## sensor_if
module sensor_if(input sens_active,reset,clk,output passed);
Size in the first run: about 1,100 cells after synthesis, about 260 flip-flops, ~4 I/O pins, ~9300 um^2 of cells after synthesis.
clock: 2.57 ns
lec_check: 0
cap_margin: 20
core_margin: 2
core_utilization: 40
slew_margin: 20
run.sh (not shown) runs the stock make flow with config.mk's settings and CLKGATE_MAP_FILE=.
Rerun with:
- ABC_AREA: not set -> 1
- CORE_UTILIZATION: 40 -> 72
- clock period: 2.57 -> 1.45 ns (I/O delays scaled with it)
=> The changed run completed without violations. Utilization rose by 35 points. Via count is higher by 130%. Critical path depth stays the same. Routed wire length came out higher by 120%. Worst setup slack gets worse by 0.63 ns. Combinational power rises to 15 times its value. Sequential power rises by 99%.
Rerun with:
- ABC_AREA: 1 -> not set
- CTS_CLUSTER_DIAMETER: not set -> 292
- CTS_CLUSTER_SIZE: not set -> 10
- PLACE_DENSITY_LB_ADDON: not set -> 0.01
- clock-buffer cell count falls by 18
- routed wire length drops by 53%
- final area drops by 40%
- die area went down by 40%
- worst setup slack gets better by 0.014 ns
- sequential share of layout area came out higher by 20 points
- via count decreases by 55%
- total power fell by 27%
- sequential cell count stays the same
- register-to-register slack hardly moves
Rerun with:
- ABC_AREA: not set -> 1
- CTS_CLUSTER_DIAMETER: 292 -> not set
- CTS_CLUSTER_SIZE: 10 -> not set
- PLACE_DENSITY_LB_ADDON: 0.01 -> not set
- clock period: 1.45 -> 1.46 ns (I/O delays scaled with it)
=> Final area came out higher by 67%. Setup slack barely changes. Total power increases by 38%. Wire length went up by 110%. Clock skew is about the same. Sequential power rose by 11%. Via count is higher by 120%. Count of clock-buffer cells in the layout climbs by 11. First-iteration DRC count came out higher by 130%.
Rerun with:
- CORE_UTILIZATION: 72 -> 62
- CTS_CLUSTER_SIZE: not set -> 100
- TNS_END_PERCENT: not set -> 10
- clock period: 1.46 -> 3.78 ns (I/O delays scaled with it)
Result:
- total power goes down by 61%
- synthesized area is unchanged
- sequential share of layout area rose by 1.5 points
- worst setup slack is better by 1.3 ns
- final area went down by 5.0%
- combinational power came out lower by 65%
- first-iteration DRC count grows by 17%
- cell count shrinks by 0.77%
- core utilization decreases by 14 points
- wire length is lower by 5.8%
- die area goes up by 16%
Rerun with:
- ABC_AREA: 1 -> not set
- CORE_UTILIZATION: 62 -> 36
- CTS_CLUSTER_SIZE: 100 -> not set
- TNS_END_PERCENT: 10 -> not set
- clock period: 3.78 -> 2.57 ns (I/O delays scaled with it)
- The new run ran to the end with no violations
- worst setup slack degrades by 0.66 ns
- routed wire length fell by well over a third
- final cell count fell by well over a third

* * *

sensor_if again, from the RTL that the note above started with.
// sensor_if
module sensor_if(input sens_active,reset,clk,output passed);
Settings: LEC_CHECK=0, CAP_MARGIN=20, CORE_MARGIN=2, CORE_UTILIZATION=72, CTS_CLUSTER_DIAMETER=44, CTS_CLUSTER_SIZE=40, HOLD_SLACK_MARGIN=-0.1, SETUP_SLACK_MARGIN=1.09, SLEW_MARGIN=20; clock period 4.48 ns.
Edit:
Settings changed: CTS_CLUSTER_DIAMETER 44 to unset, CTS_CLUSTER_SIZE 40 to unset, HOLD_SLACK_MARGIN -0.1 to unset, PLACE_DENSITY set to 0.95, SETUP_SLACK_MARGIN 1.09 to 0.22.
Clock period 4.48 ns to 1.43 ns, I/O delays scaled along.
Outcome: The changed run reached the layout checks and failed them: setup timing; total power rose to 3.1 times its value; count of clock-buffer cells in the layout rose by 8; utilization came out higher by 12 points; routed wire length rose by 140%; global-route usage went up by 15 points; die area is unchanged; clock power rises to 2.9 times its value; design area goes up by 15%.
Edit:
Settings changed: CORE_UTILIZATION 72 to 18, PLACE_DENSITY 0.95 to unset, SETUP_SLACK_MARGIN 0.22 to unset.
Clock period 1.43 ns to 6.12 ns, I/O delays scaled along.
With this change the flow completed without violations. Routed wire length came out lower by well over a third. Area after synthesis stays the same. Clock-buffer cell count came out higher by 3. Die size came out higher to 3.9 times its value. Hold slack gains 0.38 ns. First-iteration DRC count came out lower by well over a third. Clock skew stays flat.
Edit:
Settings changed: CORE_UTILIZATION 18 to 72, PLACE_DENSITY set to 0.4, SETUP_SLACK_MARGIN set to 0.19.
Clock period 6.12 ns to 1.43 ns, I/O delays scaled along.
Now the flow reached the layout checks and failed them: setup timing.
Die area is lower by well over a third.
Global-route usage is higher by 22 points.
Clock power is higher to 4.4 times its value.
Setup slack gets worse by 3.2 ns.
Final cell count is lower by a quarter to a third.
Edit:
Settings changed: ABC_AREA set to 1, PLACE_DENSITY 0.4 to unset, SETUP_SLACK_MARGIN 0.19 to unset.
Clock period 1.43 ns to 1.49 ns, I/O delays scaled along.
This time the run passed the timing, DRC and antenna checks.
Clock skew rose by 0.0056 ns.
Worst hold slack gains 0.34 ns.
Cell area rose by about 55%.
Count of clock-buffer cells in the layout rose by 10.
Worst setup slack gains 0.17 ns.
Cell count rose by about 120%.
Power rose by 25%.
Via count rose by 100%.
Critical path depth fell by 6.

* * *

Starting RTL as in the previous note.
## sensor_if
module sensor_if(input sens_active,reset,clk,output passed);
Settings: LEC_CHECK=0, CAP_MARGIN=25, CELL_PAD_IN_SITES_DETAIL_PLACEMENT=0, CORE_MARGIN=9, CORE_UTILIZATION=37, CTS_CLUSTER_SIZE=82, PLACE_DENSITY_LB_ADDON=0.12, SETUP_SLACK_MARGIN=0.68, SLEW_MARGIN=20; clock period 2.33 ns.
The first run passed the timing, DRC and antenna checks.
Change:
==> flow/config.mk (replaced) <==
export PLATFORM = sky130hd
export DESIGN_NAME = sensor_if
export DESIGN_NICKNAME = sensor_if
export VERILOG_FILES = /design/flow/design.v
export SDC_FILE = /design/flow/constraint.sdc
export NUM_CORES = 4
export LEC_CHECK = 0
export ABC_AREA = 1
export CAP_MARGIN = 20
export CORE_MARGIN = 2
export CORE_UTILIZATION = 72
export SLEW_MARGIN = 20
==> flow/constraint.sdc (replaced) <==
create_clock -name core_clock -period 1.43 [get_ports {clk}]
set_input_delay 0.2860 -clock core_clock [delete_from_list [all_inputs] [get_ports {clk}]]
set_output_delay 0.2860 -clock core_clock [all_outputs]
set_load 0.01 [all_outputs]
Outcome: Power increases by about 120%; final area rose by 68%; non-clock buffer count climbs by 77; global-route usage came out higher by 21 points; wire length grows by 120%; die size goes down by 26%.
Change:
==> flow/constraint.sdc (replaced) <==
create_clock -name core_clock -period 1.48 [get_ports {clk}]
set_input_delay 0.2960 -clock core_clock [delete_from_list [all_inputs] [get_ports {clk}]]
set_output_delay 0.2960 -clock core_clock [all_outputs]
set_load 0.01 [all_outputs]
The changed run went through all stages and came out clean.
Area after synthesis stays the same.
Wire length went down by about 3%.
Setup slack gets worse by 0.028 ns.
Design area went down by 1.1%.
Sequential power went down by 3.4%.
Core utilization went down by 0.87 points.
Count of clock-buffer cells in the layout went down by 1.
Global-route usage went down by 0.87 points.
Total power went down by 3.8%.
Change:
--- a/flow/config.mk
+++ b/flow/config.mk
@@ -11 +11 @@
-export CORE_UTILIZATION = 72
+export CORE_UTILIZATION = 70
==> flow/constraint.sdc (replaced) <==
create_clock -name core_clock -period 1.46 [get_ports {clk}]
set_input_delay 0.2920 -clock core_clock [delete_from_list [all_inputs] [get_ports {clk}]]
set_output_delay 0.2920 -clock core_clock [all_outputs]
set_load 0.01 [all_outputs]
Effect: The new run finished with timing, DRC and antenna clean. Cell count rises by 0.74%. Critical path depth rises by 9. Total power rises by about 6%. Design area rises by about 1.7%. Clock-buffer cell count rises by 2. Area after synthesis is unchanged.
Power is estimated from default activity; no workload was simulated.
